--- flow/run.sh ---
#!/bin/bash
# the make line also repeats each setting of config.mk as NAME=value (left out here)
make -C /OpenROAD-flow-scripts/flow DESIGN_CONFIG=/design/flow/config.mk WORK_HOME=/design/flow/orfs CLKGATE_MAP_FILE= finish
--- flow/config.mk ---
export PLATFORM = sky130hd
export DESIGN_NAME = exponent_multiplier
export DESIGN_NICKNAME = exponent_multiplier
export VERILOG_FILES = /design/flow/design.v
export SDC_FILE = /design/flow/constraint.sdc
export NUM_CORES = 4
export LEC_CHECK = 0
export CAP_MARGIN = 40
export CELL_PAD_IN_SITES_DETAIL_PLACEMENT = 0
export CORE_ASPECT_RATIO = 1.21
export CORE_MARGIN = 8
export CORE_UTILIZATION = 39
export CTS_CLUSTER_SIZE = 54
export GPL_TIMING_DRIVEN = 0
export HOLD_SLACK_MARGIN = 0.1
export MAX_ROUTING_LAYER = met5
export PLACE_DENSITY_LB_ADDON = 0.16
export SLEW_MARGIN = 20
--- flow/constraint.sdc ---
create_clock -name core_clock -period 40.1 [get_ports {i_clk}]
set_input_delay 8.0200 -clock core_clock [delete_from_list [all_inputs] [get_ports {i_clk}]]
set_output_delay 8.0200 -clock core_clock [all_outputs]
set_load 0.01 [all_outputs]
--- flow/design.v ---
module exponent_multiplier (
    i_clk, i_rst_n,
    i_load, i_start, i_select,
    i_A, i_B,
    o_done, led_select, o_P,
	seg_i_A_ten, seg_i_A_unit, 
	seg_i_B_ten, seg_i_B_unit, 
	seg_o_P_thousand, seg_o_P_hundred, seg_o_P_ten, seg_o_P_unit
);
    input wire i_clk, i_rst_n;
    input wire i_load, i_start, i_select;
    input [3:0] i_A, i_B;
    output reg o_done, led_select;
    output reg [29:0] o_P;
	output reg [6:0] seg_i_A_ten, seg_i_A_unit;
	output reg [6:0] seg_i_B_ten, seg_i_B_unit;
	output reg [6:0] seg_o_P_thousand, seg_o_P_hundred, seg_o_P_ten, seg_o_P_unit;
    parameter IDLE = 3'b000, LOAD = 3'b001, CALC = 3'b010, FINISH = 3'b011;
    reg [2:0] current_state;
    reg [3:0] reg_A, reg_B;
	reg [3:0] led_reg_A, led_reg_B;
    reg [19:0] reg_A_shift;
    reg [29:0] reg_P_exp;
    reg [7:0] reg_P_mul;
    reg [3:0] counter_exp;
    reg [2:0] index_bit_B;
    reg exp_done, mul_done;
    always @(posedge i_clk or negedge i_rst_n) begin
        if (!i_rst_n) begin
            reg_A <= 4'b0;
            reg_B <= 4'b0;
            reg_P_exp <= 30'b1;
            reg_P_mul <= 8'b0;
            reg_A_shift <= 20'b0;
			led_reg_A <= 4'b0;	
			led_reg_B <= 4'b0;	
            o_done <= 0;
			led_select <= 0;
            o_P <= 30'b0;
            counter_exp <= 4'b0;
            index_bit_B <= 3'b0;
            exp_done <= 0;
            mul_done <= 0;
            current_state <= IDLE;
        end
        else begin
            case (current_state)
                IDLE: begin
                    reg_A <= 4'b0;
                    reg_B <= 4'b0;
                    reg_P_exp <= 30'b1;
                    reg_P_mul <= 8'b0;
                    reg_A_shift <= 20'b0;
                    o_done <= 0;
					led_select <= 0;
                    o_P <= 30'b0;
                    counter_exp <= 4'b0;
                    index_bit_B <= 3'b0;
                    exp_done <= 0;
                    mul_done <= 0;
                    if (!i_load) begin 
                        reg_A <= i_A;
						led_reg_A <= i_A;
                        reg_B <= i_B;
						led_reg_B <= i_B;
                        reg_A_shift <= {16'b0, i_A};
                        current_state <= LOAD;
                    end                    
                end    
                LOAD: begin                    
                    current_state <= (!i_start) ? CALC : LOAD;
                end
                CALC: begin
                    if (i_start) begin
                        if (!exp_done) begin
                            if (counter_exp < reg_B) begin
                                reg_P_exp <= reg_P_exp * reg_A;
                                counter_exp <= counter_exp + 1;
                            end
                            else begin
                                exp_done <= 1;
                            end
                        end
                        if (!mul_done) begin
                            if (index_bit_B < 4) begin
                                if (reg_B[index_bit_B]) begin
                                    reg_P_mul <= reg_P_mul + reg_A_shift[7:0];
                                end
                                reg_A_shift <= reg_A_shift << 1;
                                index_bit_B <= index_bit_B + 1;
                            end
                            else begin
                                mul_done <= 1;
                            end
                        end
                        if (exp_done && mul_done) begin
                            current_state <= FINISH;
                        end
                    end
                end
                FINISH: begin
                    o_done <= 1;
                    led_select <= !i_select;
                    if (!i_select) begin
                        o_P <= reg_P_exp;
                    end
                    else if (i_select) begin
                        o_P <= {22'b0, reg_P_mul};
                    end
                    if (!i_start) begin
                        current_state <= IDLE;
                    end
                end
            endcase
        end
    end
	always @(*) begin                 
		case (led_reg_A % 10)
			4'd0: seg_i_A_unit = 7'b1000000;
			4'd1: seg_i_A_unit = 7'b1111001;
			4'd2: seg_i_A_unit = 7'b0100100;
			4'd3: seg_i_A_unit = 7'b0110000;
			4'd4: seg_i_A_unit = 7'b0011001;
			4'd5: seg_i_A_unit = 7'b0010010;
			4'd6: seg_i_A_unit = 7'b0000010;
			4'd7: seg_i_A_unit = 7'b1111000;
			4'd8: seg_i_A_unit = 7'b0000000;
			4'd9: seg_i_A_unit = 7'b0010000;
			default: seg_i_A_unit = 7'b1000000;
		endcase
		case (led_reg_A / 10)
			4'd0: seg_i_A_ten = 7'b1000000;
			4'd1: seg_i_A_ten = 7'b1111001;
			4'd2: seg_i_A_ten = 7'b0100100;
			4'd3: seg_i_A_ten = 7'b0110000;
			4'd4: seg_i_A_ten = 7'b0011001;
			4'd5: seg_i_A_ten = 7'b0010010;
			4'd6: seg_i_A_ten = 7'b0000010;
			4'd7: seg_i_A_ten = 7'b1111000;
			4'd8: seg_i_A_ten = 7'b0000000;
			4'd9: seg_i_A_ten = 7'b0010000;
			default: seg_i_A_ten = 7'b1000000;
		endcase
		case (led_reg_B % 10)
			4'd0: seg_i_B_unit = 7'b1000000;
			4'd1: seg_i_B_unit = 7'b1111001;
			4'd2: seg_i_B_unit = 7'b0100100;
			4'd3: seg_i_B_unit = 7'b0110000;
			4'd4: seg_i_B_unit = 7'b0011001;
			4'd5: seg_i_B_unit = 7'b0010010;
			4'd6: seg_i_B_unit = 7'b0000010;
			4'd7: seg_i_B_unit = 7'b1111000;
			4'd8: seg_i_B_unit = 7'b0000000;
			4'd9: seg_i_B_unit = 7'b0010000;
			default: seg_i_B_unit = 7'b1000000;
		endcase
		case (led_reg_B / 10)
			4'd0: seg_i_B_ten = 7'b1000000;
			4'd1: seg_i_B_ten = 7'b1111001;
			4'd2: seg_i_B_ten = 7'b0100100;
			4'd3: seg_i_B_ten = 7'b0110000;
			4'd4: seg_i_B_ten = 7'b0011001;
			4'd5: seg_i_B_ten = 7'b0010010;
			4'd6: seg_i_B_ten = 7'b0000010;
			4'd7: seg_i_B_ten = 7'b1111000;
			4'd8: seg_i_B_ten = 7'b0000000;
			4'd9: seg_i_B_ten = 7'b0010000;
			default: seg_i_B_ten = 7'b1000000;
		endcase
		case (o_P % 10)
			4'd0: seg_o_P_unit = 7'b1000000;
			4'd1: seg_o_P_unit = 7'b1111001;
			4'd2: seg_o_P_unit = 7'b0100100;
			4'd3: seg_o_P_unit = 7'b0110000;
			4'd4: seg_o_P_unit = 7'b0011001;
			4'd5: seg_o_P_unit = 7'b0010010;
			4'd6: seg_o_P_unit = 7'b0000010;
			4'd7: seg_o_P_unit = 7'b1111000;
			4'd8: seg_o_P_unit = 7'b0000000;
			4'd9: seg_o_P_unit = 7'b0010000;
			default: seg_o_P_unit = 7'b1000000;
		endcase
		case ((o_P / 10) % 10)
			4'd0: seg_o_P_ten = 7'b1000000;
			4'd1: seg_o_P_ten = 7'b1111001;
			4'd2: seg_o_P_ten = 7'b0100100;
			4'd3: seg_o_P_ten = 7'b0110000;
			4'd4: seg_o_P_ten = 7'b0011001;
			4'd5: seg_o_P_ten = 7'b0010010;
			4'd6: seg_o_P_ten = 7'b0000010;
			4'd7: seg_o_P_ten = 7'b1111000;
			4'd8: seg_o_P_ten = 7'b0000000;
			4'd9: seg_o_P_ten = 7'b0010000;
			default: seg_o_P_ten = 7'b1000000;
		endcase
		case ((o_P / 100) % 10)
			4'd0: seg_o_P_hundred = 7'b1000000;
			4'd1: seg_o_P_hundred = 7'b1111001;
			4'd2: seg_o_P_hundred = 7'b0100100;
			4'd3: seg_o_P_hundred = 7'b0110000;
			4'd4: seg_o_P_hundred = 7'b0011001;
			4'd5: seg_o_P_hundred = 7'b0010010;
			4'd6: seg_o_P_hundred = 7'b0000010;
			4'd7: seg_o_P_hundred = 7'b1111000;
			4'd8: seg_o_P_hundred = 7'b0000000;
			4'd9: seg_o_P_hundred = 7'b0010000;
			default: seg_o_P_hundred = 7'b1000000;
		endcase
		case ((o_P / 1000) % 10)
			4'd0: seg_o_P_thousand = 7'b1000000;
			4'd1: seg_o_P_thousand = 7'b1111001;
			4'd2: seg_o_P_thousand = 7'b0100100;
			4'd3: seg_o_P_thousand = 7'b0110000;
			4'd4: seg_o_P_thousand = 7'b0011001;
			4'd5: seg_o_P_thousand = 7'b0010010;
			4'd6: seg_o_P_thousand = 7'b0000010;
			4'd7: seg_o_P_thousand = 7'b1111000;
			4'd8: seg_o_P_thousand = 7'b0000000;
			4'd9: seg_o_P_thousand = 7'b0010000;
			default: seg_o_P_thousand = 7'b1000000;		
		endcase
    end
endmodule
==> out/metrics.cfg, run 1 <==
[setup_path]
cp-start-kind=flop
path_delay_family=simple AND/OR/NAND/NOR gates
r2r_slack_ns=32.48
reg2reg_depth=35
end_kind=primary output
required_ns=32.08
crit_path_frequent_cell=buf_4
crit_end=seg_o_P_ten[2]
r2r-start=reg_A[2]
startpoint=o_P[24]
path_class=reg2out
path_depth=145
rr_endpoint=reg_P_exp[29]
cpPeakStageDelay_ns=0.69
cp.buffers_inverters=51
cp_slowest_cell=nor4b_4
crit_path_max_fanout=10
cp_data_arrival_time_ns=33.42

[yosys]
synth.cellmix.simpleShare=0.3246
synth-edff-count=0
ys_types=155
synthMuxAreaShare=0.03376
area_leaders=xnor2_1 7.5%, dfrtp_1 6.6%, nand2_1 5.9%
ff_type=dfrtp_1
yosysSeqAreaShare=0.06695
yosysTopAreaCell=xnor2_1
top_cell_area_share=0.07461
ys_sh_xor=0.1021
ys_warn_count=1
ys_ff=107
ys_top_logic_family=AND-OR/OR-AND gates
syn_area_mm2=0.04003
synth_top_cell_by_count=nand2_1
synthArstFlopShare=1.000
synth_area_per_cell_um2=6.804
ys_area_mm2=0.04003
ys_top_cells_by_count=627 x nand2_1, 511 x nor2_1, 389 x a21oi_1, 341 x xnor2_1, 328 x o21ai_0
ys_sh_aoi=0.3439
syn_inst=5883
ys_sh_adder=0.06664
ys_cells=5883

[die]
rows=129
fp.dieH_um=368.4
core_area_mm2=0.1020
die_x_um=307.2
initial_utilization=0.3924
die_area_mm2=0.1132
ioPinCount=101

[outcome]
status=finished with violations
so_faults=setup timing

[layout]
final.fill_count=9795
flop_area_mm2=0.002685
syn_to_final_growth_pct=33.26
combGateArea_mm2=0.04026
nNetsFinal=6699
final_util=0.5229

[clock_tree]
cts_tree=built
clk_latency_ns=0.39
clk_path_buf_depth=2
clock_sink_count=107
holdBufCountCts=0
path_clk_slew_ns=0.09
htreeDepth=3
root_buffer=clkbuf_16
cts_inserted_buffers=9

[route]
routedWlPerCell_um=20.20
routed_wl_um=160000
vias_per_cell=6.280
post-route-drc-count=0
vias=49730
first_pass_iters=8
ant_nets=0
drt_iter0_markers=4136
antennaDiodeCount=0

[timing]
finalWorstSetupSlack_ns=-1.339
slew_headroom=0.3655
period_needed_ns=41.44
fin_crit_sh=1.033
tns_ns=-9.180
max_freq_mhz=24.13
skew_ns=0.02053
rsz0062_at_grt=yes
worst_pin_slew_ns=0.9419
hold_violations=0
finalSetupViolCount=7
drv_slew=0

[job]
drv_cap=0
warnings=62

[global_routing]
antenna_found_initial=1
grt.total_usage=0.2603
grt_max_degree=61
grt_pass1_vias=47370
grt_pass1_wl_um=251600
grt_overflow=0

[placed_design]
numPortBuffers=93
hpwl_um=116700
routabilityCongestion=0.9549

[min_path]
min_path_cells=2
hold_class=reg2reg
hold_start=current_state[2]
hold-path-endpoint=current_state[2]

-- stage by stage --
step | hold slack, ns | instances | instance area [µm²] | setup WS, ns
3_5_place_dp | 0.4740 | 7373 | 42910 | -9.983
3_3_place_gp | 0.4632 | 7355 | 42750 | -10.64
6_report | 0.5052 | 7919 | 53340 | -1.339
4_1_cts | 0.5035 | 7797 | 51220 | -0.3170
5_1_grt | 0.5251 | 7919 | 53340 | -2.568
2_1_floorplan | 0.4486 | 5887 | 40100 | 0.06288
-- per-layer routing --
metal | track usage | vias to the layer above | routed length, µm
met3 | 0.02636 | 603 | 9043
met1 | 0.3115 | 23640 | 64290
met2 | 0.4581 | 1999 | 77360
li1 | - | 23490 | -
met4 | 0.1342 | 2 | 9256
met5 | 0 | - | 10
-- repair_timing --
action,4_1_cts,5_1_grt
cloned,7,3
buffers inserted,416,121
setup endpoints to repair,7,21
resized,981,251
pin swaps,303,123
-- area by class of cell --
class / count / area share
plain buffers: 356 / 0.03948
clock buffers: 9 / 0.004222
clock inverters: 7 / 0.001876
inverters: 219 / 0.01550
multi-input cells: 5189 / 0.7547
flip-flops and latches: 107 / 0.05034
well taps: 1375 / 0.03225
repair buffers: 657 / 0.1016
==> run 2, diff against run 1 <==
- ABC_AREA: default -> 1
- CAP_MARGIN: 40 -> 20
- CELL_PAD_IN_SITES_DETAIL_PLACEMENT: 0 -> default
- CORE_ASPECT_RATIO: 1.21 -> default
- CORE_MARGIN: 8 -> 2
- CORE_UTILIZATION: 39 -> 68
- CTS_CLUSTER_DIAMETER: default -> 340
- CTS_CLUSTER_SIZE: 54 -> 99
- GPL_TIMING_DRIVEN: 0 -> default
- HOLD_SLACK_MARGIN: 0.1 -> default
- MAX_ROUTING_LAYER: met5 -> default
- PLACE_DENSITY: default -> 0.6
- PLACE_DENSITY_LB_ADDON: 0.16 -> default
- SETUP_SLACK_MARGIN: default -> -1.38
- clock period: 40.1 -> 49.7 ns (I/O delays scaled with it)
==> run 2 against run 1 <==
Compared with the run above: critical path type unchanged; the layout still fails its checks (setup timing); register-to-register slack better by 11 ns; final cell count grew 7.0%; area after synthesis increased by 0.88%; highest routed layer is now met4; critical endpoint is now seg_o_P_ten[4].
==> out/metrics.cfg, run 2 <==
[outcome]
status=finished with violations
so_faults=setup timing

[setup_path]
path_class=reg2out
cp_slowest_cell=dfrtp_2
crit_end=seg_o_P_ten[4]
reg2reg_depth=45
path_depth=342
r2r_slack_ns=43.18
cp-start-kind=flop
path_delay_family=simple AND/OR/NAND/NOR gates
crit_path_frequent_cell=nand2_1
cp.buffers_inverters=48
cp_data_arrival_time_ns=40.64
startpoint=o_P[27]
cpPeakStageDelay_ns=0.45
end_kind=primary output
required_ns=39.76
crit_path_max_fanout=29
rr_endpoint=reg_P_exp[28]
r2r-start=reg_A[3]

[global_routing]
grt_overflow=0
grt_pass1_vias=41640
grt_max_degree=55
antenna_found_initial=0
grt.total_usage=0.3494
grt_pass1_wl_um=186400

[timing]
finalSetupViolCount=7
finalWorstSetupSlack_ns=-0.8846
worst_pin_slew_ns=0.9999
rsz0062_at_grt=yes
holdWs_ns=0.5003
period_needed_ns=50.58
slew_headroom=0.3274
skew_ns=0.007383
drv_slew=0
max_freq_mhz=19.77
hold_violations=0
tns_ns=-5.836
fin_crit_sh=1.018

[die]
core_area_mm2=0.05891
fp.dieH_um=247.7
ioPinCount=101
die_x_um=247.7
initial_utilization=0.6855
rows=89
die_area_mm2=0.06135

[route]
post-route-drc-count=0
antennaDiodeCount=0
drt_iter0_markers=4730
routedWlPerCell_um=14.34
routed_wl_um=121500
first_pass_iters=10
vias=48750
ant_nets=0
vias_per_cell=5.756

[yosys]
ys_cells=7320
ys_warn_count=1
synth.cellmix.simpleShare=0.5954
ys_top_cells_by_count=2029 x nand2_1, 1097 x inv_1, 785 x nor2_1, 692 x nand3_1, 481 x nand2_2
ff_type=dfrtp_1
ys_sh_aoi=0.08087
ys_area_mm2=0.04038
synth-edff-count=0
ys_types=96
ys_ff=107
yosysSeqAreaShare=0.06637
synth_area_per_cell_um2=5.516
area_leaders=nand2_1 19%, inv_1 10%, nand3_1 8.6%
syn_area_mm2=0.04038
ys_sh_adder=0.05559
synthArstFlopShare=1.000
ys_sh_xor=0.04499
yosysTopAreaCell=nand2_1
syn_inst=7320
synthMuxAreaShare=0.0005577
synth_top_cell_by_count=nand2_1
ys_top_logic_family=simple AND/OR/NAND/NOR gates
top_cell_area_share=0.1886

[clock_tree]
cts_inserted_buffers=9
clock_sink_count=107
clk_latency_ns=0.35
clk_path_buf_depth=2
cts_tree=built
htreeDepth=3
root_buffer=clkbuf_16
holdBufCountCts=0
path_clk_slew_ns=0.07

[min_path]
hold_class=reg2reg
hold-path-endpoint=counter_exp[3]
min_path_cells=1
hold_start=counter_exp[3]

[placed_design]
hpwl_um=90170
placed_cell_area_mm2=0.04261
routabilityCongestion=0.9949
dpl.cell_count=8266
numPortBuffers=94

[job]
drv_cap=0
warnings=63

[layout]
final.fill_count=4645
design_area_mm2=0.04636
syn_to_final_growth_pct=14.81
final_cells=8470
nNetsFinal=7852

run 2: through the flow:
stage,setup slack [ns],utilization
2_1_floorplan,4.035,-
3_3_place_gp,-0.9437,0.7234
3_5_place_dp,-2.230,0.7234
4_1_cts,-1.364,0.7329
5_1_grt,-4.073,0.7870
6_report,-0.8846,0.7870
run 2: cell type report:
cell class,count,area (µm²),area share
inverters,1265,4959,0.1070
flip-flops and latches,107,2683,0.05786
clock inverters,7,60.06,0.001295
well taps,773,967.2,0.02086
clock buffers,9,225.2,0.004858
repair buffers,445,3916,0.08447
multi-input cells,5864,33550,0.7237
run 2: metal layers:
metal | vias to the layer above | global-route usage | wire length, µm
met2 | 2357 | 0.6144 | 57220
met5 | - | 0 | 0
met3 | 454 | 0.03633 | 10360
met1 | 21920 | 0.4539 | 49900
li1 | 24030 | - | -
met4 | 0 | 0.09176 | 4017
run 2: repair_timing:
action                     CTS  global route
setup endpoints to repair    7             7
buffers inserted             4           140
gates resized               25           400
cloned                       6            42
pin swaps                    9           168
==> run 3, diff against run 2 <==
- CAP_MARGIN: 20 -> 0
- CORE_UTILIZATION: 68 -> 67
- CTS_CLUSTER_DIAMETER: 340 -> 232
- CTS_CLUSTER_SIZE: 99 -> default
- SETUP_SLACK_MARGIN: -1.38 -> default
- clock period: 49.7 -> 32.9 ns (I/O delays scaled with it)
==> run 3 against run 2 <==
Compared with the run above: area after synthesis is the same; synthesized cell count stayed put; the run now fails in clock tree synthesis; die area up 1.5%.
==> out/metrics.cfg, run 3 <==
[yosys]
ff_type=dfrtp_1
ys_area_mm2=0.04038
yosysTopAreaCell=nand2_1
synth-edff-count=0
ys_sh_adder=0.05559
top_cell_area_share=0.1886
ys_sh_aoi=0.08087
syn_area_mm2=0.04038
ys_warn_count=1
ys_ff=107
ys_sh_xor=0.04499
synthArstFlopShare=1.000
syn_inst=7320
synth_area_per_cell_um2=5.516
area_leaders=nand2_1 19%, inv_1 10%, nand3_1 8.6%
synthMuxAreaShare=0.0005577
ys_top_logic_family=simple AND/OR/NAND/NOR gates
ys_cells=7320
yosysSeqAreaShare=0.06637
ys_types=96
synth_top_cell_by_count=nand2_1
ys_top_cells_by_count=2029 x nand2_1, 1097 x inv_1, 785 x nor2_1, 692 x nand3_1, 481 x nand2_2
synth.cellmix.simpleShare=0.5954

[outcome]
first-error=[ERROR DPL-0033] detailed placement checks failed during check placement.
failing_step=clock tree synthesis
status=aborted with a tool error

[placed_design]
routabilityCongestion=1.015
numPortBuffers=94
pre_cts_ws_ns=-14.45
placed_cell_area_mm2=0.05514
hpwl_um=131900

[die]
ioPinCount=101
die_area_mm2=0.06225
core_area_mm2=0.05935
initial_utilization=0.6803
die_x_um=249.5
fp.dieH_um=249.5
rows=89

[run 3: through the flow]
step	instances	hold slack (ns)
2_1_floorplan	7324	0.4371
3_3_place_gp	9786	0.4583
3_5_place_dp	9786	0.4672
==> run 4, diff against run 3 <==
- ABC_AREA: 1 -> 0
- CAP_MARGIN: 0 -> 20
- CORE_ASPECT_RATIO: default -> 0.87
- CORE_MARGIN: 2 -> 8
- CORE_UTILIZATION: 67 -> 55
- CTS_CLUSTER_DIAMETER: 232 -> 206
- GPL_TIMING_DRIVEN: default -> 0
- HOLD_SLACK_MARGIN: default -> 0.08
- MAX_ROUTING_LAYER: default -> met5
- MIN_ROUTING_LAYER: default -> met1
- PLACE_DENSITY: 0.6 -> default
- PLACE_DENSITY_LB_ADDON: default -> 0.18
- SLEW_MARGIN: 20 -> 25
- clock period: 32.9 -> 80.5 ns (I/O delays scaled with it)
==> run 4 against run 3 <==
Compared with the run above: the run now finishes clean; die area grew 31%; area after synthesis decreased by 0.87%; synthesized cell count fell by 20%.
==> out/metrics.cfg, run 4 <==
[clock_tree]
clock_sink_count=107
post_cts_resize_count=0
cts_inserted_buffers=9
cts_tree=built
clk_path_buf_depth=2
root_buffer=clkbuf_16
post_cts_buffers=0
holdBufCountCts=0
path_clk_slew_ns=0.08
htreeDepth=3
clk_latency_ns=0.37

[die]
die_x_um=305.2
initial_utilization=0.5537
core_area_mm2=0.07229
ioPinCount=101
fp.dieH_um=267.6
die_area_mm2=0.08169
rows=92

[timing]
period_needed_ns=59.23
skew_ns=0.008951
worst_pin_slew_ns=1.059
rsz0062_at_grt=no
fin_crit_sh=0.7358
finalSetupViolCount=0
hold_violations=0
slew_headroom=0.2863
drv_slew=0
holdWs_ns=0.4804
tns_ns=0
max_freq_mhz=16.88

[yosys]
synth-edff-count=0
ys_sh_xor=0.1021
synth.cellmix.simpleShare=0.3246
ys_warn_count=1
synth_area_per_cell_um2=6.804
ff_type=dfrtp_1
ys_cells=5883
syn_inst=5883
yosysTopAreaCell=xnor2_1
synthMuxAreaShare=0.03376
ys_top_cells_by_count=627 x nand2_1, 511 x nor2_1, 389 x a21oi_1, 341 x xnor2_1, 328 x o21ai_0
synthArstFlopShare=1.000
syn_area_mm2=0.04003
ys_sh_aoi=0.3439
ys_area_mm2=0.04003
synth_top_cell_by_count=nand2_1
top_cell_area_share=0.07461
ys_types=155
ys_top_logic_family=AND-OR/OR-AND gates
ys_ff=107
ys_sh_adder=0.06664
area_leaders=xnor2_1 7.5%, dfrtp_1 6.6%, nand2_1 5.9%
yosysSeqAreaShare=0.06695

[min_path]
hold-path-endpoint=led_select
min_path_cells=1
hold_start=led_select
hold_class=reg2reg

[outcome]
status=no timing/DRC/antenna violations

[setup_path]
crit_end=seg_o_P_ten[2]
cpPeakStageDelay_ns=0.85
startpoint=o_P[26]
cp.buffers_inverters=21
required_ns=64.40
path_class=reg2out
crit_path_max_fanout=10
end_kind=primary output
r2r-start=reg_A[2]
crit_path_frequent_cell=buf_2
reg2reg_depth=35
path_depth=118
cp_slowest_cell=a211oi_2
path_delay_family=simple AND/OR/NAND/NOR gates
cp-start-kind=flop
r2r_slack_ns=72.86
cp_data_arrival_time_ns=43.13
rr_endpoint=reg_P_exp[29]

[global_routing]
grt_pass1_vias=42390
grt_max_degree=61
antenna_found_initial=1
grt.total_usage=0.3114
grt_overflow=0
grt_pass1_wl_um=220600

[route]
antennaDiodeCount=0
routedWlPerCell_um=19.50
vias=47290
post-route-drc-count=0
routed_wl_um=135300
vias_per_cell=6.816
ant_nets=0
drt_iter0_markers=5635
first_pass_iters=8

[layout]
syn_to_final_growth_pct=6.227
nNetsFinal=6153

[placed_design]
hpwl_um=107700
numPortBuffers=93
routabilityCongestion=1.002

[job]
drv_cap=0
warnings=60

==> run 4: area by class of cell <==
class	count	area, µm²
Timing Repair Buffer	95	963.4
Inverter	219	822.0
Buffer	374	1655
Tap cell	940	1176
Fill cell	7080	29770
Clock inverter	7	98.84
Clock buffer	9	225.2
Multi-Input combinational cell	5187	34900
Sequential cell	107	2680
==> run 4: metrics by stage <==
step	setup slack, ns	utilization	instances	cell area (µm²)
after CTS	22.59	0.5882	6938	42520
after floorplan	32.13	-	5887	40040
final	21.27	0.5882	6938	42520
after global routing	18.33	0.5882	6938	42520
after global placement	23.36	0.5831	6920	42150
after detailed placement	23.10	0.5837	6922	42200
==> run 4: per-layer routing <==
layer / track usage / routed length (µm) / vias up / share of wire
li1: - / - / 22390 / -
met1: 0.4369 / 60430 / 22270 / 0.45
met2: 0.4909 / 58460 / 2310 / 0.43
met3: 0.05301 / 12830 / 316 / 0.095
met4: 0.08342 / 3562 / 2 / 0.026
met5: 0 / 13 / - / 0.000096
==> run 5, diff against run 4 <==
- ABC_AREA: 0 -> 1
- CORE_ASPECT_RATIO: 0.87 -> default
- CORE_MARGIN: 8 -> 2
- CORE_UTILIZATION: 55 -> 59
- CTS_CLUSTER_DIAMETER: 206 -> 340
- CTS_CLUSTER_SIZE: default -> 99
- GPL_TIMING_DRIVEN: 0 -> default
- HOLD_SLACK_MARGIN: 0.08 -> default
- MAX_ROUTING_LAYER: met5 -> default
- MIN_ROUTING_LAYER: met1 -> default
- PLACE_DENSITY: default -> 0.6
- PLACE_DENSITY_LB_ADDON: 0.18 -> default
- SLEW_MARGIN: 25 -> 20
- clock period: 80.5 -> 37.1 ns (I/O delays scaled with it)
==> run 5 against run 4 <==
Compared with the run above: now fails the layout checks on setup timing; global-route usage grew 5.8 points; critical path type unchanged; sequential share of layout area shrank 1.8 points; wire length grew 13%; via count grew 19%; worst setup slack lost 32 ns; non-clock buffer count grew 1489; sequential cell count is the same; die area shrank 14%; critical path depth grew 232; register-to-register slack lost 43 ns; final cell count grew 45%.
==> out/metrics.cfg, run 5 <==
[setup_path]
path_delay_family=simple AND/OR/NAND/NOR gates
cp.buffers_inverters=61
path_depth=350
crit_path_frequent_cell=nand2_1
startpoint=o_P[27]
path_class=reg2out
crit_path_max_fanout=21
crit_end=seg_o_P_ten[3]
reg2reg_depth=47
cp-start-kind=flop
r2r-start=reg_A[3]
required_ns=29.68
r2r_slack_ns=29.85
cpPeakStageDelay_ns=0.46
end_kind=primary output
cp_slowest_cell=dfrtp_2
cp_data_arrival_time_ns=40.72
rr_endpoint=reg_P_exp[28]

[yosys]
synth.cellmix.simpleShare=0.5954
ys_top_cells_by_count=2029 x nand2_1, 1097 x inv_1, 785 x nor2_1, 692 x nand3_1, 481 x nand2_2
yosysSeqAreaShare=0.06637
synthArstFlopShare=1.000
synth_area_per_cell_um2=5.516
ys_sh_adder=0.05559
ys_sh_aoi=0.08087
synthMuxAreaShare=0.0005577
ys_top_logic_family=simple AND/OR/NAND/NOR gates
ys_sh_xor=0.04499
ys_warn_count=1
ys_types=96
area_leaders=nand2_1 19%, inv_1 10%, nand3_1 8.6%
ys_cells=7320
top_cell_area_share=0.1886
synth_top_cell_by_count=nand2_1
syn_area_mm2=0.04038
synth-edff-count=0
syn_inst=7320
ys_area_mm2=0.04038
ff_type=dfrtp_1
ys_ff=107
yosysTopAreaCell=nand2_1

[placed_design]
placed_cell_area_mm2=0.05525
routabilityCongestion=0.9681
pre_cts_ws_ns=-9.127
hpwl_um=110500
numPortBuffers=94
dpl.cell_count=9878

[die]
initial_utilization=0.5981
die_x_um=265.6
ioPinCount=101
rows=95
die_area_mm2=0.07055
core_area_mm2=0.06751
fp.dieH_um=265.6

[clock_tree]
clock_sink_count=107
clk_latency_ns=0.38
cts_tree=built
cts_inserted_buffers=9
path_clk_slew_ns=0.09
htreeDepth=3
clk_path_buf_depth=2
root_buffer=clkbuf_16
holdBufCountCts=0

[route]
routedWlPerCell_um=15.19
post-route-drc-count=0
first_pass_iters=9
routed_wl_um=152800
ant_nets=0
antennaDiodeCount=0
vias=56320
drt_iter0_markers=5172
vias_per_cell=5.598

[timing]
slew_headroom=0.2410
finalWorstSetupSlack_ns=-11.04
finalSetupViolCount=7
period_needed_ns=48.14
tns_ns=-76.55
drv_slew=0
max_freq_mhz=20.77
rsz0062_at_grt=yes
hold_violations=0
worst_pin_slew_ns=1.139
fin_crit_sh=1.298
skew_ns=0.01038

[outcome]
status=finished with violations
so_faults=setup timing

[layout]
flop_area_mm2=0.002684
final_util=0.8747
final.fill_count=4127
final_cells=10060
combGateArea_mm2=0.03434
syn_to_final_growth_pct=46.25
design_area_mm2=0.05906
nNetsFinal=9343

[global_routing]
grt.total_usage=0.3699
grt_pass1_wl_um=225400
grt_overflow=0
antenna_found_initial=0
grt_pass1_vias=50600
grt_max_degree=73

[min_path]
hold_class=reg2reg
min_path_cells=2
hold-path-endpoint=o_done
hold_start=o_done

[job]
drv_cap=0
warnings=65

-- run 5: cell type report --
cell class | count | area share
multi-input cells | 5842 | 0.5815
repair buffers | 1958 | 0.2653
inverters | 1265 | 0.08409
flip-flops and latches | 107 | 0.04544
well taps | 873 | 0.01850
clock buffers | 9 | 0.003814
clock inverters | 7 | 0.001441
-- run 5: through the flow --
stage	hold slack (ns)
global placement	0.4622
global route	0.5223
CTS	0.4897
floorplan	0.4371
finish	0.4850
detailed placement	0.4699
-- run 5: routing by layer --
layer	vias up	share of wire	global-route usage
li1	26980	-	-
met1	25940	0.39	0.4525
met2	2758	0.49	0.6720
met3	643	0.077	0.03805
met4	0	0.044	0.1269
met5	-	0	0
-- run 5: repair_timing --
| action | 4_1_cts | 5_1_grt |
|---|---|---|
| pin swaps | 34 | 222 |
| resized | 69 | 449 |
| gates cloned | 9 | 29 |
| endpoints found under the setup margin | 7 | 21 |
| setup buffers | 27 | 102 |
==> run 6, diff against run 5 <==
- CORE_UTILIZATION: 59 -> 58
- CTS_CLUSTER_DIAMETER: 340 -> 235
- CTS_CLUSTER_SIZE: 99 -> default
- TNS_END_PERCENT: default -> 85
- clock period: 37.1 -> 27.3 ns (I/O delays scaled with it)
==> run 6 against run 5 <==
Compared with the run above: still fails the layout checks on setup timing; first-iteration DRC count up 26%; register-to-register slack worse by 10 ns; design area up 3.0%; worst setup slack worse by 8.0 ns; non-clock buffer count up 145; clock skew up 0.0028 ns; critical endpoint is now seg_o_P_ten[0]; largest cell class unchanged.
==> out/metrics.cfg, run 6 <==
[outcome]
status=finished with violations
so_faults=setup timing

[setup_path]
crit_end=seg_o_P_ten[0]
cp_slowest_cell=dfrtp_2
cp-start-kind=flop
cpPeakStageDelay_ns=0.48
crit_path_max_fanout=13
path_depth=344
path_class=reg2out
reg2reg_depth=47
r2r_slack_ns=19.84
cp_data_arrival_time_ns=40.90
required_ns=21.84
rr_endpoint=reg_P_exp[28]
startpoint=o_P[28]
path_delay_family=simple AND/OR/NAND/NOR gates
crit_path_frequent_cell=nand2_2
cp.buffers_inverters=62
r2r-start=reg_A[3]
end_kind=primary output

[layout]
final_util=0.8849
nNetsFinal=9483
syn_to_final_growth_pct=50.57
final_cells=10260

[yosys]
syn_area_mm2=0.04038
top_cell_area_share=0.1886
ff_type=dfrtp_1
ys_top_cells_by_count=2029 x nand2_1, 1097 x inv_1, 785 x nor2_1, 692 x nand3_1, 481 x nand2_2
area_leaders=nand2_1 19%, inv_1 10%, nand3_1 8.6%
synthArstFlopShare=1.000
ys_warn_count=1
ys_top_logic_family=simple AND/OR/NAND/NOR gates
ys_sh_aoi=0.08087
synth_area_per_cell_um2=5.516
ys_sh_xor=0.04499
synthMuxAreaShare=0.0005577
syn_inst=7320
ys_ff=107
yosysSeqAreaShare=0.06637
ys_cells=7320
synth-edff-count=0
yosysTopAreaCell=nand2_1
ys_types=96
synth_top_cell_by_count=nand2_1
ys_sh_adder=0.05559
synth.cellmix.simpleShare=0.5954
ys_area_mm2=0.04038

[clock_tree]
cts_inserted_buffers=9
cts_tree=built
holdBufCountCts=0
path_clk_slew_ns=0.09
clk_path_buf_depth=2
htreeDepth=3
root_buffer=clkbuf_16
clk_latency_ns=0.39
clock_sink_count=107

[timing]
drv_slew=0
slew_headroom=0.2135
worst_pin_slew_ns=1.180
finalWorstSetupSlack_ns=-19.06
finalSetupViolCount=21
hold_violations=0
max_freq_mhz=21.57
tns_ns=-150.86
period_needed_ns=46.36
rsz0062_at_grt=yes
fin_crit_sh=1.698
skew_ns=0.01316

[route]
routed_wl_um=163600
vias=58450
vias_per_cell=5.698
routedWlPerCell_um=15.95
drt_iter0_markers=6492
antennaDiodeCount=0
ant_nets=0
first_pass_iters=9
post-route-drc-count=0

[die]
die_area_mm2=0.07175
rows=96
initial_utilization=0.5877
fp.dieH_um=267.9
die_x_um=267.9
ioPinCount=101
core_area_mm2=0.06871

[job]
drv_cap=0
warnings=65

[global_routing]
antenna_found_initial=1
grt.total_usage=0.3891
grt_max_degree=61
grt_pass1_vias=53030
grt_overflow=0
grt_pass1_wl_um=238500

[min_path]
hold_class=reg2reg
min_path_cells=1
hold_start=counter_exp[3]
hold-path-endpoint=counter_exp[3]

[placed_design]
routabilityCongestion=0.9862
dpl.cell_count=10040
pre_cts_ws_ns=-17.62
hpwl_um=114600
numPortBuffers=94

[run 6: metrics by stage]
step                area (µm²)  hold slack [ns]
floorplan                41380           0.4371
global placement         56110           0.4563
detailed placement       56110           0.4621
CTS                      57750           0.4809
global route             60800           0.4916
finish                   60800           0.4898
[run 6: timing repair]
action / CTS / global route
gates cloned: 11 / 34
pin swaps: 52 / 185
gates resized: 212 / 448
setup endpoints to repair: 21 / 21
buffers inserted: 54 / 101
[run 6: layout make-up]
| type | count | area, µm² |
|---|---|---|
| sequential | 107 | 2686 |
| timing repair buffer | 2103 | 17000 |
| multi-input combinational | 5837 | 34680 |
| fill | 3830 | 7905 |
| clock buffer | 9 | 225.2 |
| clock inverter | 7 | 78.83 |
| tap | 931 | 1165 |
| inverter | 1265 | 4966 |
[run 6: layer usage]
metal | part of all wire | global-route usage
met1 | 0.38 | 0.4723
met2 | 0.48 | 0.6953
met3 | 0.089 | 0.05049
met4 | 0.055 | 0.1516
met5 | 0.000073 | 0
==> run 7, diff against run 6 <==
- ABC_AREA: 1 -> default
- CAP_MARGIN: 20 -> 0
- CORE_ASPECT_RATIO: default -> 0.68
- CORE_MARGIN: 2 -> 8
- CORE_UTILIZATION: 58 -> 54
- CTS_CLUSTER_DIAMETER: 235 -> 191
- CTS_CLUSTER_SIZE: default -> 95
- HOLD_SLACK_MARGIN: default -> 0.06
- MIN_ROUTING_LAYER: default -> met1
- PLACE_DENSITY: 0.6 -> default
- SETUP_SLACK_MARGIN: default -> 0.86
- TNS_END_PERCENT: 85 -> 15
- clock period: 27.3 -> 82.1 ns (I/O delays scaled with it)
==> run 7 against run 6 <==
Compared with the run above: sequential share of layout area increased by 2.0 points; register-to-register slack improved by 55 ns; worst hold slack got worse by 0.012 ns; the run now finishes clean; first-iteration DRC count decreased by 3.3%; die area increased by 16%; utilization decreased by 32 points; design area decreased by 32%.
==> out/metrics.cfg, run 7 <==
[yosys]
ys_ff=107
synth.cellmix.simpleShare=0.3246
yosysSeqAreaShare=0.06695
ys_sh_aoi=0.3439
synthArstFlopShare=1.000
ys_area_mm2=0.04003
ys_sh_xor=0.1021
ys_types=155
ys_top_cells_by_count=627 x nand2_1, 511 x nor2_1, 389 x a21oi_1, 341 x xnor2_1, 328 x o21ai_0
synthMuxAreaShare=0.03376
synth-edff-count=0
ys_sh_adder=0.06664
synth_top_cell_by_count=nand2_1
area_leaders=xnor2_1 7.5%, dfrtp_1 6.6%, nand2_1 5.9%
top_cell_area_share=0.07461
syn_area_mm2=0.04003
yosysTopAreaCell=xnor2_1
ys_cells=5883
ys_top_logic_family=AND-OR/OR-AND gates
synth_area_per_cell_um2=6.804
syn_inst=5883
ff_type=dfrtp_1
ys_warn_count=1

[job]
warnings=62
drv_cap=0

[route]
ant_nets=0
routed_wl_um=141400
vias=45950
post-route-drc-count=0
vias_per_cell=6.878
antennaDiodeCount=0
first_pass_iters=6
drt_iter0_markers=6280
routedWlPerCell_um=21.16

[setup_path]
r2r-start=reg_A[3]
startpoint=o_P[25]
cp-start-kind=flop
path_depth=103
crit_path_max_fanout=32
required_ns=65.68
cp_slowest_cell=dfrtp_1
r2r_slack_ns=74.35
rr_endpoint=reg_P_exp[29]
cp_data_arrival_time_ns=46.22
reg2reg_depth=33
crit_path_frequent_cell=nand3_1
end_kind=primary output
path_class=reg2out
path_delay_family=simple AND/OR/NAND/NOR gates
cp.buffers_inverters=2
crit_end=seg_o_P_ten[2]
cpPeakStageDelay_ns=0.96

[clock_tree]
root_buffer=clkbuf_16
post_cts_buffers=0
cts_tree=built
clk_path_buf_depth=2
cts_inserted_buffers=9
clk_latency_ns=0.38
post_cts_resize_count=0
htreeDepth=3
holdBufCountCts=0
path_clk_slew_ns=0.08
clock_sink_count=107

[timing]
skew_ns=0.01318
slew_headroom=0.2342
holdWs_ns=0.4776
max_freq_mhz=15.96
worst_pin_slew_ns=1.149
fin_crit_sh=0.7629
rsz0062_at_grt=no
finalSetupViolCount=0
tns_ns=0
hold_violations=0
finalWorstSetupSlack_ns=19.46
drv_slew=0
period_needed_ns=62.64

[layout]
final_cells=6681
nNetsFinal=5870
final.fill_count=7318
combGateArea_mm2=0.03501
syn_to_final_growth_pct=4.026
final_util=0.5660
flop_area_mm2=0.002680
design_area_mm2=0.04164

[min_path]
hold-path-endpoint=led_select
hold_class=reg2reg
hold_start=led_select
min_path_cells=1

[die]
core_area_mm2=0.07356
rows=82
die_area_mm2=0.08326
ioPinCount=101
fp.dieH_um=240.5
initial_utilization=0.5441
die_x_um=346.2

[placed_design]
hpwl_um=110700
numPortBuffers=94
routabilityCongestion=0.9880
pre_cts_ws_ns=21.31
dpl.cell_count=6665
placed_cell_area_mm2=0.04132

[global_routing]
grt_pass1_vias=39550
grt_max_degree=61
grt_overflow=0
grt.total_usage=0.3188
antenna_found_initial=0
grt_pass1_wl_um=225000

[outcome]
status=no timing/DRC/antenna violations

[run 7: layout make-up]
type	count	share of cell area
Clock buffer	11	0.005829
Multi-Input combinational cell	5187	0.8408
Clock inverter	5	0.001112
Inverter	219	0.01974
Sequential cell	107	0.06436
Tap cell	966	0.02903
Timing Repair Buffer	186	0.03912
[run 7: per-layer routing]
layer | global-route usage | wire (µm) | vias to the layer above
met1 | 0.5220 | 70890 | 21520
met4 | 0.04211 | 1882 | 0
met2 | 0.4311 | 53720 | 2457
li1 | - | - | 21820
met3 | 0.05158 | 14870 | 153
met5 | 0 | 0 | -
==> run 8, diff against run 7 <==
- ABC_AREA: default -> 1
- CAP_MARGIN: 0 -> 10
- CORE_ASPECT_RATIO: 0.68 -> 1.45
- CORE_MARGIN: 8 -> 2
- CORE_UTILIZATION: 54 -> 66
- CTS_CLUSTER_DIAMETER: 191 -> default
- CTS_CLUSTER_SIZE: 95 -> default
- HOLD_SLACK_MARGIN: 0.06 -> default
- MAX_ROUTING_LAYER: default -> met4
- SETUP_SLACK_MARGIN: 0.86 -> 1.01
- TNS_END_PERCENT: 15 -> 25
- clock period: 82.1 -> 47.8 ns (I/O delays scaled with it)
==> run 8 against run 7 <==
Compared with the run above: now fails the layout checks on setup timing; register-to-register slack got worse by 33 ns; sequential share of layout area fell by 1.1 points; final cell count rose by 36%; clock-buffer cell count did not move; wire length shrank 4.6%; critical path depth increased by 236; highest routed layer unchanged; largest cell class unchanged.
==> out/metrics.cfg, run 8 <==
[setup_path]
crit_end=seg_o_P_ten[1]
path_class=reg2out
cp-start-kind=flop
cpPeakStageDelay_ns=0.45
r2r_slack_ns=41.07
cp.buffers_inverters=42
reg2reg_depth=47
startpoint=o_P[28]
path_depth=339
cp_slowest_cell=dfrtp_2
crit_path_max_fanout=29
crit_path_frequent_cell=nand2_1
r2r-start=reg_A[3]
required_ns=38.24
cp_data_arrival_time_ns=40.03
path_delay_family=simple AND/OR/NAND/NOR gates
rr_endpoint=reg_P_exp[28]
end_kind=primary output

[job]
drv_cap=0
warnings=64

[route]
drt_iter0_markers=3651
routed_wl_um=134800
post-route-drc-count=0
vias=51540
antennaDiodeCount=0
vias_per_cell=5.665
routedWlPerCell_um=14.81
ant_nets=0
first_pass_iters=9

[yosys]
ys_top_logic_family=simple AND/OR/NAND/NOR gates
syn_inst=7320
synth-edff-count=0
synth_area_per_cell_um2=5.516
ys_types=96
area_leaders=nand2_1 19%, inv_1 10%, nand3_1 8.6%
ys_top_cells_by_count=2029 x nand2_1, 1097 x inv_1, 785 x nor2_1, 692 x nand3_1, 481 x nand2_2
ys_sh_aoi=0.08087
yosysTopAreaCell=nand2_1
ys_ff=107
ys_cells=7320
ys_sh_xor=0.04499
synth.cellmix.simpleShare=0.5954
syn_area_mm2=0.04038
ys_sh_adder=0.05559
synthArstFlopShare=1.000
ff_type=dfrtp_1
synthMuxAreaShare=0.0005577
yosysSeqAreaShare=0.06637
ys_warn_count=1
ys_area_mm2=0.04038
synth_top_cell_by_count=nand2_1
top_cell_area_share=0.1886

[timing]
drv_slew=0
slew_headroom=0.2789
finalWorstSetupSlack_ns=-1.787
worst_pin_slew_ns=1.072
skew_ns=0.01351
hold_violations=0
rsz0062_at_grt=yes
finalSetupViolCount=7
holdWs_ns=0.4848
max_freq_mhz=20.17
period_needed_ns=49.59
fin_crit_sh=1.037

[global_routing]
grt_max_degree=63
grt_overflow=0
antenna_found_initial=0
grt.total_usage=0.4144
grt_pass1_vias=49650
grt_pass1_wl_um=214300

[min_path]
hold_class=reg2reg
hold-path-endpoint=o_done
hold_start=o_done
min_path_cells=2

[die]
core_area_mm2=0.06069
die_x_um=209.4
initial_utilization=0.6654
fp.dieH_um=301.8
ioPinCount=101
rows=109
die_area_mm2=0.06321

[clock_tree]
clk_latency_ns=0.37
cts_inserted_buffers=9
htreeDepth=3
path_clk_slew_ns=0.07
clock_sink_count=107
clk_path_buf_depth=2
root_buffer=clkbuf_16
cts_tree=built

[outcome]
so_faults=setup timing
status=finished with violations

[layout]
syn_to_final_growth_pct=24.35
design_area_mm2=0.05021
final.fill_count=4592
nNetsFinal=8476

[placed_design]
placed_cell_area_mm2=0.04840
routabilityCongestion=1.049
hpwl_um=106300
numPortBuffers=94

==> run 8: per-layer routing <==
layer | global-route usage | share of wire | up-vias
met4 | 0.3333 | 0.093 | 0
met2 | 0.7829 | 0.52 | 2189
met3 | 0.06572 | 0.058 | 1039
met5 | - | 0 | -
li1 | - | - | 25210
met1 | 0.3623 | 0.33 | 23100
==> run 8: through the flow <==
stage / setup slack, ns / std cells / TNS, ns / utilization
after detailed placement: -1.722 / 9020 / -11.75 / 0.7975
after CTS: -1.280 / 9051 / -8.646 / 0.8077
after global routing: -5.626 / 9098 / -38.74 / 0.8274
final: -1.787 / 9098 / -11.96 / 0.8274
after floorplan: 2.515 / 7324 / 0 / -
after global placement: -0.4608 / 9020 / -3.139 / 0.7975
==> run 8: final cells by class <==
class	count	area [µm²]	area share
multi-input combinational	5839	32470	0.6467
timing repair buffer	1094	8832	0.1759
inverter	1265	4959	0.09875
sequential	107	2683	0.05342
tap	777	972.2	0.01936
clock buffer	11	252.7	0.005033
clock inverter	5	43.79	0.0008721
==> run 8: repair_timing <==
| item | in CTS | in global routing |
|---|---|---|
| buffers inserted | 9 | 32 |
| pin swaps | 14 | 80 |
| setup endpoints to repair | 7 | 7 |
| gates resized | 39 | 198 |
| hold endpoints to repair | 0 | 0 |
| cloned | 6 | 15 |
| hold buffers | 0 | 0 |
==> run 9, diff against run 8 <==
- CAP_MARGIN: 10 -> 20
- CORE_ASPECT_RATIO: 1.45 -> default
- CORE_UTILIZATION: 66 -> 72
- CTS_CLUSTER_DIAMETER: default -> 254
- CTS_CLUSTER_SIZE: default -> 99
- MAX_ROUTING_LAYER: met4 -> default
- MIN_ROUTING_LAYER: met1 -> default
- PLACE_DENSITY: default -> 0.41
- SETUP_SLACK_MARGIN: 1.01 -> 5.0
- TNS_END_PERCENT: 25 -> default
- clock period: 47.8 -> 60.3 ns (I/O delays scaled with it)
==> run 9 against run 8 <==
Compared with the run above: the run now finishes clean; critical path type unchanged; first-iteration DRC count up 90%; critical endpoint is now seg_o_P_ten[5]; utilization up 2.0 points; register-to-register slack better by 13 ns; non-clock buffer count down 741; worst setup slack better by 6.8 ns; clock-buffer cell count down 2; worst hold slack better by 0.0019 ns; die area down 8.3%.
==> out/metrics.cfg, run 9 <==
[outcome]
status=no timing/DRC/antenna violations

[yosys]
ys_sh_xor=0.04499
synth-edff-count=0
ys_ff=107
synth.cellmix.simpleShare=0.5954
ys_area_mm2=0.04038
area_leaders=nand2_1 19%, inv_1 10%, nand3_1 8.6%
top_cell_area_share=0.1886
ys_top_logic_family=simple AND/OR/NAND/NOR gates
ff_type=dfrtp_1
ys_top_cells_by_count=2029 x nand2_1, 1097 x inv_1, 785 x nor2_1, 692 x nand3_1, 481 x nand2_2
yosysSeqAreaShare=0.06637
ys_sh_aoi=0.08087
ys_sh_adder=0.05559
syn_area_mm2=0.04038
ys_types=96
ys_cells=7320
synthMuxAreaShare=0.0005577
ys_warn_count=1
yosysTopAreaCell=nand2_1
synth_area_per_cell_um2=5.516
synthArstFlopShare=1.000
synth_top_cell_by_count=nand2_1
syn_inst=7320

[timing]
worst_pin_slew_ns=1.152
period_needed_ns=55.32
max_freq_mhz=18.08
rsz0062_at_grt=no
holdWs_ns=0.4867
tns_ns=0
slew_headroom=0.2298
skew_ns=0.01269
drv_slew=0
hold_violations=0
fin_crit_sh=0.9173
finalSetupViolCount=0

[min_path]
hold_start=o_done
min_path_cells=2
hold-path-endpoint=o_done
hold_class=reg2reg

[die]
rows=86
fp.dieH_um=240.8
die_x_um=240.8
core_area_mm2=0.05531
die_area_mm2=0.05799
initial_utilization=0.7301
ioPinCount=101

[global_routing]
grt_overflow=0
grt.total_usage=0.3714
grt_pass1_vias=40960
antenna_found_initial=1
grt_max_degree=72
grt_pass1_wl_um=185100

[route]
routedWlPerCell_um=16.28
post-route-drc-count=0
routed_wl_um=136400
vias_per_cell=6.147
ant_nets=0
first_pass_iters=15
vias=51500
drt_iter0_markers=6938
antennaDiodeCount=0

[setup_path]
r2r-start=reg_A[2]
crit_path_frequent_cell=nand2_1
cp_slowest_cell=dfrtp_2
crit_end=seg_o_P_ten[5]
r2r_slack_ns=53.63
cp-start-kind=flop
cp_data_arrival_time_ns=43.26
path_depth=336
crit_path_max_fanout=14
path_class=reg2out
cpPeakStageDelay_ns=0.46
startpoint=o_P[27]
cp.buffers_inverters=45
reg2reg_depth=48
rr_endpoint=reg_P_exp[28]
end_kind=primary output
path_delay_family=simple AND/OR/NAND/NOR gates
required_ns=48.24

[layout]
final.fill_count=3715
syn_to_final_growth_pct=16.03
flop_area_mm2=0.002684
combGateArea_mm2=0.03477
design_area_mm2=0.04685
nNetsFinal=7785

[clock_tree]
htreeDepth=3
root_buffer=clkbuf_16
cts_inserted_buffers=9
clock_sink_count=107
cts_tree=built
clk_latency_ns=0.37
clk_path_buf_depth=2
path_clk_slew_ns=0.08

[job]
warnings=62
drv_cap=0

[placed_design]
numPortBuffers=94
routabilityCongestion=0.9836
placed_cell_area_mm2=0.04096
hpwl_um=88830

## run 9: timing repair
action	in CTS	in global routing
cloned	18	49
setup buffers	16	238
setup endpoints to repair	7	7
hold buffers	0	0
resized	60	571
pin swaps	26	251
## run 9: through the flow
| stage | util | cells | setup WS [ns] |
|---|---|---|---|
| finish | 0.8471 | 8378 | 4.984 |
| CTS | 0.7588 | 8091 | 5.029 |
| global placement | 0.7405 | 8041 | 1.986 |
| detailed placement | 0.7405 | 8041 | 0.7017 |
| global route | 0.8471 | 8378 | 1.645 |
| floorplan | - | 7324 | 12.52 |
## run 9: layer usage
layer | track usage | wire length (µm) | vias to the layer above
met5 | 0 | 32 | -
met4 | 0.1105 | 7916 | 4
met3 | 0.04335 | 15450 | 959
met2 | 0.6393 | 61620 | 3551
met1 | 0.4873 | 51360 | 23030
li1 | - | - | 23960
## run 9: final cells by class
type / count / area share
inverters: 1265 / 0.1061
clock inverters: 7 / 0.002484
flip-flops and latches: 107 / 0.05728
well taps: 748 / 0.01998
clock buffers: 9 / 0.004807
repair buffers: 353 / 0.06724
multi-input cells: 5889 / 0.7421
==> run 10, diff against run 9 <==
- CELL_PAD_IN_SITES_DETAIL_PLACEMENT: default -> 2
- CELL_PAD_IN_SITES_GLOBAL_PLACEMENT: default -> 2
- CORE_ASPECT_RATIO: default -> 1.98
- CORE_UTILIZATION: 72 -> 40
- CTS_CLUSTER_DIAMETER: 254 -> 66
- CTS_CLUSTER_SIZE: 99 -> 33
- GPL_ROUTABILITY_DRIVEN: default -> 0
- MAX_ROUTING_LAYER: default -> met4
- MIN_ROUTING_LAYER: default -> met2
- PLACE_DENSITY: 0.41 -> 0.82
- SETUP_SLACK_MARGIN: 5.0 -> default
- clock period: 60.3 -> 49.3 ns (I/O delays scaled with it)
==> run 10 against run 9 <==
Compared with the run above: the run now fails in detailed placement; area after synthesis unchanged; die area grew 79%; synthesized cell count stayed put.
==> out/metrics.cfg, run 10 <==
[outcome]
status=aborted with a tool error
failing_step=detailed placement
first-error=[ERROR DPL-0033] detailed placement checks failed during check placement.

[yosys]
ys_sh_adder=0.05559
ys_sh_xor=0.04499
ff_type=dfrtp_1
ys_warn_count=1
synth_area_per_cell_um2=5.516
ys_area_mm2=0.04038
synthMuxAreaShare=0.0005577
ys_ff=107
ys_cells=7320
synth.cellmix.simpleShare=0.5954
ys_top_cells_by_count=2029 x nand2_1, 1097 x inv_1, 785 x nor2_1, 692 x nand3_1, 481 x nand2_2
syn_inst=7320
top_cell_area_share=0.1886
ys_sh_aoi=0.08087
syn_area_mm2=0.04038
synthArstFlopShare=1.000
synth_top_cell_by_count=nand2_1
synth-edff-count=0
yosysTopAreaCell=nand2_1
ys_types=96
area_leaders=nand2_1 19%, inv_1 10%, nand3_1 8.6%
yosysSeqAreaShare=0.06637
ys_top_logic_family=simple AND/OR/NAND/NOR gates

[die]
rows=164
core_area_mm2=0.1005
ioPinCount=101
die_x_um=229.8
initial_utilization=0.4016
die_area_mm2=0.1037
fp.dieH_um=451.1

[placed_design]
numPortBuffers=94

## run 10: metrics by stage
| stage | instance area [µm²] | setup slack (ns) | TNS [ns] | cells |
|---|---|---|---|---|
| global placement | 55310 | -3.524 | -24.53 | 10390 |
| floorplan | 40400 | 3.715 | 0 | 7324 |
==> run 11, diff against run 10 <==
- ABC_AREA: 1 -> default
- CAP_MARGIN: 20 -> 15
- CELL_PAD_IN_SITES_GLOBAL_PLACEMENT: 2 -> 1
- CORE_ASPECT_RATIO: 1.98 -> 1.12
- CORE_MARGIN: 2 -> 5
- CORE_UTILIZATION: 40 -> 22
- CTS_CLUSTER_DIAMETER: 66 -> 224
- CTS_CLUSTER_SIZE: 33 -> default
- GPL_TIMING_DRIVEN: default -> 0
- MIN_ROUTING_LAYER: met2 -> met1
- PLACE_DENSITY: 0.82 -> default
- PLACE_DENSITY_LB_ADDON: default -> 0.01
- SETUP_SLACK_MARGIN: default -> 5.0
- SLEW_MARGIN: 20 -> 10
- TNS_END_PERCENT: default -> 25
- clock period: 49.3 -> 42.4 ns (I/O delays scaled with it)
==> run 11 against run 10 <==
Compared with the run above: now fails the layout checks on setup timing; die area up 84%; area after synthesis down 0.87%; synthesized cell count down 20%.
==> out/metrics.cfg, run 11 <==
[yosys]
synth.cellmix.simpleShare=0.3246
synthMuxAreaShare=0.03376
ys_sh_aoi=0.3439
synth-edff-count=0
yosysSeqAreaShare=0.06695
yosysTopAreaCell=xnor2_1
ys_area_mm2=0.04003
top_cell_area_share=0.07461
ys_sh_adder=0.06664
ys_sh_xor=0.1021
ys_top_cells_by_count=627 x nand2_1, 511 x nor2_1, 389 x a21oi_1, 341 x xnor2_1, 328 x o21ai_0
area_leaders=xnor2_1 7.5%, dfrtp_1 6.6%, nand2_1 5.9%
ys_types=155
ys_cells=5883
syn_area_mm2=0.04003
synthArstFlopShare=1.000
synth_top_cell_by_count=nand2_1
ys_warn_count=1
ys_ff=107
ff_type=dfrtp_1
ys_top_logic_family=AND-OR/OR-AND gates
synth_area_per_cell_um2=6.804
syn_inst=5883

[placed_design]
hpwl_um=165000
placed_cell_area_mm2=0.04520
numPortBuffers=93

[global_routing]
grt_pass1_vias=52550
grt_overflow=0
antenna_found_initial=5
grt.total_usage=0.2172
grt_max_degree=61
grt_pass1_wl_um=325000

[route]
post-route-drc-count=0
routedWlPerCell_um=23.47
drt_iter0_markers=1775
routed_wl_um=209600
vias_per_cell=5.468
first_pass_iters=5
ant_nets=0
vias=48850

[clock_tree]
clock_sink_count=107
htreeDepth=3
cts_inserted_buffers=9
path_clk_slew_ns=0.10
root_buffer=clkbuf_16
clk_path_buf_depth=2
clk_latency_ns=0.40
cts_tree=built

[timing]
skew_ns=0.01972
period_needed_ns=42.65
max_freq_mhz=23.45
worst_pin_slew_ns=1.275
finalWorstSetupSlack_ns=-0.2527
fin_crit_sh=1.006
drv_slew=0
finalSetupViolCount=7
slew_headroom=0.1411
rsz0062_at_grt=yes
tns_ns=-1.427
hold_violations=0

[setup_path]
end_kind=primary output
crit_path_max_fanout=10
path_class=reg2out
required_ns=33.92
path_depth=144
crit_end=seg_o_P_ten[3]
cpPeakStageDelay_ns=0.60
cp_data_arrival_time_ns=34.17
r2r_slack_ns=34.28
path_delay_family=simple AND/OR/NAND/NOR gates
crit_path_frequent_cell=buf_6
cp.buffers_inverters=45
r2r-start=reg_A[2]
cp-start-kind=flop
startpoint=o_P[24]
reg2reg_depth=35
rr_endpoint=reg_P_exp[29]
cp_slowest_cell=or4bb_4

[min_path]
min_path_cells=1
hold-path-endpoint=led_select
hold_start=led_select
hold_class=reg2reg

[die]
rows=165
fp.dieH_um=461.4
die_x_um=413.1
initial_utilization=0.2213
ioPinCount=101
core_area_mm2=0.1808
die_area_mm2=0.1906

[outcome]
status=finished with violations
so_faults=setup timing

[layout]
design_area_mm2=0.05519
combGateArea_mm2=0.04089
flop_area_mm2=0.002685
nNetsFinal=6666
final.fill_count=21160
syn_to_final_growth_pct=37.88

[job]
drv_cap=0
warnings=63

-- run 11: repair_timing --
item | 4_1_cts | 5_1_grt
hold buffers | 0 | 0
gates resized | 955 | 219
setup buffers | 427 | 74
pin swaps | 272 | 112
endpoints found under the setup margin | 21 | 21
cloned | 6 | 0
-- run 11: final cells by class --
type,count,area share
clock inverters,7,0.001632
clock buffers,9,0.004081
plain buffers,374,0.04203
flip-flops and latches,107,0.04865
diodes,1,0.00004534
well taps,2421,0.05488
inverters,219,0.01503
multi-input cells,5189,0.7408
repair buffers,606,0.09281
-- run 11: layer usage --
| layer | up-vias | share of wire | GRT usage |
|---|---|---|---|
| met5 | - | 0 | - |
| met4 | 0 | 0.015 | 0.02672 |
| met3 | 114 | 0.014 | 0.009502 |
| met2 | 407 | 0.51 | 0.3927 |
| met1 | 24950 | 0.46 | 0.2756 |
| li1 | 23380 | - | - |
-- run 11: stage by stage --
stage	setup WS (ns)	std cells	hold slack (ns)	util
after floorplan	3.354	5887	0.4486	-
after global placement	-11.33	8401	0.4735	0.2495
after detailed placement	-11.29	8409	0.4757	0.2499
after CTS	0.01485	8858	0.5046	0.2964
after global routing	-1.355	8932	0.5283	0.3052
final	-0.2527	8933	0.4940	0.3052
